## red
==> flow/design.v (excerpt) <==
module conv_engine(
    input         clk,
    input         reset,
    input         en_ctrl,
    output [15:0] s_addr,
    output [15:0] w_addr,
    output [15:0] b_addr,
    input  [7:0]  signal,
    input  [7:0]  weight,
    input  [7:0]  bias,
    output [15:0] save_addr,
    output [7:0]  convout,
    output        en_write,
    output        finish
);
clock: 7.37 ns
lec_check: 0
abc_area: 1
cap_margin: 15
cell_pad_in_sites_detail_placement: 1
cell_pad_in_sites_global_placement: 2
core_aspect_ratio: 1.27
core_margin: 6
core_utilization: 33
gpl_routability_driven: 1
gpl_timing_driven: 0
hold_slack_margin: 0.17
setup_slack_margin: 0.96
slew_margin: 15
run.sh (not shown) runs the stock make flow with config.mk's settings and CLKGATE_MAP_FILE=.
Input-level comparison between blue and red:
Settings: a deleted GPL_TIMING_DRIVEN that had been 0; a deleted CORE_ASPECT_RATIO that had been 1.27; a deleted ABC_AREA that had been 1; a deleted CELL_PAD_IN_SITES_GLOBAL_PLACEMENT that had been 2; a change of CORE_UTILIZATION from 33 to 40; a deleted CELL_PAD_IN_SITES_DETAIL_PLACEMENT that had been 1; a change of CAP_MARGIN from 15 to 20; a deleted GPL_ROUTABILITY_DRIVEN that had been 1; a deleted HOLD_SLACK_MARGIN that had been 0.17; a change of SLEW_MARGIN from 15 to 20; a change of CORE_MARGIN from 6 to 2; a deleted SETUP_SLACK_MARGIN that had been 0.96; a change of the clock period (ns, I/O delays scaled along) from 7.37 to 10.0.
- Compared to red, the router laid down less metal wire for blue.
- Per the comparison of blue with red, share of total power in the clock network higher; total power lower; final net count lower; internal cell power lower; and-or/or-and share of the synthesized area higher.
- Taking red as the reference, in blue count of buffers not belonging to the clock network in the layout lower; area after synthesis -about 3.6%.
## Diff of input files: green against blue
Settings: the clock period (ns, I/O delays scaled along): 10.0 -> 5.1.
Results
Across green and blue, a clean result was obtained everywhere but in green. green -> stages 100% | layout checks FAIL | negative setup slack. Between green and blue, the difference in worst hold slack is negligible. Diff blue..green | area of the synthesized netlist per yosys stat | unchanged. For cell area reported after detailed placement, dividing the value from blue by the value from green gives 0.894. Of the two candidates, blue has the better wire length and green the worse one. Internal cell power of green exceeds that of blue by more than 100%. Changes observed in green relative to blue: buffer and inverter count on the worst path grew by 6, cell area now larger, global-route total usage across every layer went up by 1.6 points, final-stage net count climbed 304.
What orange does differently from green at the input level:
Settings: SETUP_SLACK_MARGIN now 0.51, previously not set; ABC_AREA now 1, previously not set; CORE_UTILIZATION now 70, was 40; PLACE_DENSITY now 0.4, previously not set; the clock period (ns, I/O delays scaled along) now 5.49, was 5.1.
Results
Non-clock buffer total of the final layout (orange / green): 0.75. Final cell count: orange vs green, no meaningful difference. Completing all stages was not enough for orange: its layout failed the final checks because of negative setup slack. Part of the total power dissipated in combinational logic: orange and green compared, lower one is green. Of the two values seen for worst setup path endpoint, conv.mac.accum_out[17]$_SDFFE_PP0P_ was produced by green and groundctrl.address_generator.w_addr[15]$_SDFFE_PP0P_ by orange.


## run 1
Starting RTL as in the previous note.
clock: 5.67 ns
lec_check: 0
cap_margin: 0
core_margin: 2
core_utilization: 70
cts_cluster_diameter: 102
slew_margin: 20
Every stage of run 1 finished as expected; the final checks, on the other hand, flagged negative setup slack, which means the layout fails.
Edits applied to the flow inputs when going from run 1 to run 2:
Settings: a change of CORE_UTILIZATION from 70 to 17; a change of CAP_MARGIN from 0 to 20; a deleted CTS_CLUSTER_DIAMETER that had been 102; a change of the clock period (ns, I/O delays scaled along) from 5.67 to 8.44.
==> results <==
Data arrival time of the worst path: run 2 higher than run 1
Run 2 finished every stage and its layout cleared the timing, DRC and antenna checks.
Via count normalized by instance count (run 2 vs. run 1) decreases by more than a quarter
Count of cells resized by post-cts repair in run 2 vs run 1: down 187
Against run 1, run 2 reports a combinational-cell power consumption that is lower.
Met3 usage in global routing (higher): run 1
## Diff of input files: run 3 against run 2
Settings: swapping 17 for 40 in CORE_UTILIZATION.
## What came out
- Note that the per-cell routed wire length recorded for run 3 amounts to 1.18 times the value seen in run 2.
- As far as inverter count of the layout excluding clock inverters goes, run 2 and run 3 are indistinguishable; the numbers are identical.
- As far as total cell area reported by yosys after synthesis goes, run 3 and run 2 are indistinguishable; the numbers are identical.
- Cell count: run 3 lower than run 2
- Taking run 2 as the reference point, the first-pass GRT wire length of run 3 falls by 7.0%.
- Final critical path time including I/O delays and setup (lower): run 2
- [run 3 vs run 2] sequential share of layout area: higher in run 3
- Leakage component of the power: higher on run 2
- The minimum setup slack in the final design reported for run 3 is smaller than that of run 2 by 52 ps.
- Diff run 2 and run 3: non-clock buffer count higher in run 2
- Summary of the comparison: global-route usage is higher in run 3, relative to run 2.
For run 4, these inputs were changed with respect to run 3:
Settings: CORE_UTILIZATION: 40 -> 68; CTS_CLUSTER_DIAMETER: unset -> 359; CTS_CLUSTER_SIZE: unset -> 37; the clock period (ns, I/O delays scaled along): 8.44 -> 6.05.
[summary]
Delta (run 4 minus run 3): clock distribution area overhead in the final layout saw a decrease, worst path arrival time saw a decrease, global-route usage saw an increase.
Run 4: complete, dirty (negative setup slack)
Run 3 finished every stage and its layout cleared the timing, DRC and antenna checks.
Modified inputs, run 5 compared to run 4
Settings: CTS_CLUSTER_SIZE no longer set, was 37; CTS_CLUSTER_DIAMETER no longer set, was 359; the clock period (ns, I/O delays scaled along) now 7.45, was 6.05.
### Flow results
FAIL: run 4; every other run in run 5 and run 4 is clean. Run 4 finished all stages; however, its layout fails the closing checks, the failures being negative setup slack. Run 5: quantity of gates resized following cts 105 below run 4. Share of the clock period used by the worst path: higher on run 4. The lower sequential fraction of total cell area came out of run 4. Non-clock buffer count down 77 in run 5 wrt run 4.
Setup changes, run 5 to run 6
Settings: CORE_UTILIZATION changed from 68 to 63; CTS_CLUSTER_SIZE newly set to 94; ABC_AREA newly set to 1; PLACE_DENSITY newly set to 0.35; the clock period (ns, I/O delays scaled along) changed from 7.45 to 4.69.
[summary]
- Layout checks on run 6: not met. Flow itself completed; violations: negative setup slack.
- The capture point of the worst path comes out conv.mac.accum_out[17]$_SDFFE_PP0P_ in one run and groundctrl.address_generator.w_addr[13]$_SDFFE_PP0P_ in the other, namely in run 5 and run 6 respectively.
- The mean instance size in the synthesized netlist reported for run 6 is smaller than that of run 5 by 12%.
- Sort run 6 and run 5 by synthesized cell count, descending, and run 6 comes first.
- Core area: run 6 and run 5 compared, higher one is run 6
- Run 6 vs run 5 — logic share of the area dropped 5.6 points.
- The higher design internal power of run 6 and run 5 is in run 6.
Power and IR drop assume default switching activity.
